==> exp/indigo <==
## bf16_unit
module bf16_unit
# (parameter G = 6) (
    input  clk,
    input  reset,
    input  [15:0] in1,
    input  [15:0] in2,
    input  [15:0] in3,
    input  [15:0] in4,
    input  [15:0] in5,
    input  [15:0] in6,
    input  [15:0] in7,
    input  [15:0] in8,
    input  [15:0] in9,
    input  [15:0] in10,
    input  [15:0] in11,
    input  [15:0] in12,
    input  [15:0] in13,
    input  [15:0] in14,
    input  [15:0] in15,
    input  [15:0] in16,
    input  [15:0] in17,
    input  [15:0] in18,
    input  [4:0] funct5,
    output wire [15:0] result
);
Settings: LEC_CHECK=0, ABC_AREA=0, CAP_MARGIN=15, CORE_ASPECT_RATIO=0.93, CORE_MARGIN=2, CORE_UTILIZATION=72, CTS_CLUSTER_DIAMETER=80, GPL_ROUTABILITY_DRIVEN=1, HOLD_SLACK_MARGIN=-0.09, SLEW_MARGIN=20; clock period 4.39 ns.
run.sh (not shown) runs the stock make flow with config.mk's settings and CLKGATE_MAP_FILE=.
==> inputs of exp/nickel, as changes to exp/indigo <==
Settings changed: ABC_AREA 0 to not set, CAP_MARGIN 15 to 20, CORE_ASPECT_RATIO 0.93 to not set, CORE_UTILIZATION 72 to 45, CTS_CLUSTER_DIAMETER 80 to not set, GPL_ROUTABILITY_DRIVEN 1 to not set, HOLD_SLACK_MARGIN -0.09 to not set, PLACE_DENSITY set to 0.6.
==> flow/constraint.sdc (replaced) <==
create_clock -name core_clock -period 7.67 [get_ports {clk}]
set_input_delay 1.5340 -clock core_clock [delete_from_list [all_inputs] [get_ports {clk}]]
set_output_delay 1.5340 -clock core_clock [all_outputs]
set_load 0.01 [all_outputs]
==> results <==
Non-clock buffer count: exp/nickel is lower than exp/indigo (600). Core utilization: exp/nickel is lower than exp/indigo (32 points). In exp/nickel the clock-buffer cell count is higher than in exp/indigo, by 36. Between exp/indigo and exp/nickel, the lower combinational power is in exp/nickel (gap 91%, measured against exp/nickel). Sequential cell count is the same in exp/indigo and exp/nickel. Between exp/nickel and exp/indigo, the lower register-to-register slack is in exp/indigo (gap 2.8 ns). In synthesized area, exp/nickel and exp/indigo do not differ. exp/nickel passed the timing, DRC and antenna checks. exp/indigo completed and failed the layout checks on setup timing. Against exp/nickel, the sequential share of layout area of exp/indigo is lower by 0.47 points. Synthesized cell count is the same in exp/nickel and exp/indigo. Against exp/indigo, the total power of exp/nickel is smaller by 42%.
==> figures <==
quantity	exp/nickel	exp/indigo
Combinational logic power	5.50 mW	10.5 mW
Internal reg-to-reg setup slack	2.62 ns	-0.17 ns
Global routing met3 resource utilization	0.0218	0.0543
Total power after layout	40.2 mW	69.6 mW
Max VDD drop	0.000195 V	0.000451 V
Combinational share of power	0.137	0.151
Headroom to the max-slew limit	0.253	0.222
Number of nets in the final layout	20300	20900
Dpl ws	1.14 ns	-0.291 ns
CTS-repair resized insts	0	168
Post-DP Area	173000 sq um	174000 sq um
Met2 Usage GRT	0.358	0.587
Clk cell area share	0.0643	0.0580
# clk buffers	466	430
Core occupancy in the finished layout	0.505	0.821
Final setup TNS	0 ns	-11.45 ns
Run status	finished clean	complete, but fails checks
Reasons for failing layout checks	-	setup timing
Hold slack	0.400 ns	0.394 ns
Final area over synthesized area	1.114x	1.132x
Number of detailed-routing iterations run before antenna repair	6	7
CP max stage delay	0.78 ns	0.49 ns
Clock network fraction of design power	0.426	0.407

---

==> inputs of v7 <==
Starting RTL as in the previous note.
clock: 13.4 ns
lec_check: 0
abc_area: 0
cap_margin: 20
core_aspect_ratio: 0.78
core_margin: 2
core_utilization: 71
gpl_timing_driven: 1
max_routing_layer: met4
place_density_lb_addon: 0.21
slew_margin: 20
==> inputs of v31, as changes to v7 <==
ABC_AREA = not set   (was 0)
CORE_ASPECT_RATIO = not set   (was 0.78)
CORE_UTILIZATION = 72   (was 71)
CTS_CLUSTER_DIAMETER = 350   (was not set)
CTS_CLUSTER_SIZE = 14   (was not set)
GPL_TIMING_DRIVEN = not set   (was 1)
MAX_ROUTING_LAYER = not set   (was met4)
PLACE_DENSITY_LB_ADDON = not set   (was 0.21)
==> flow/constraint.sdc (replaced) <==
create_clock -name core_clock -period 4.86 [get_ports {clk}]
set_input_delay 0.9720 -clock core_clock [delete_from_list [all_inputs] [get_ports {clk}]]
set_output_delay 0.9720 -clock core_clock [all_outputs]
set_load 0.01 [all_outputs]
==> notes <==
v31 completed and failed the layout checks on setup timing. v7 finished with timing, DRC and antenna clean. Between v31 and v7, the lower count of clock-buffer cells in the layout is in v31 (gap 123). In v7 the non-clock buffer count is lower than in v31, by 141. In synthesized cell count, v31 and v7 do not differ. Against v7, the register-to-register slack of v31 is worse by 7900 ps.
Power figures rest on the tool's default switching activity, not on a simulated workload.
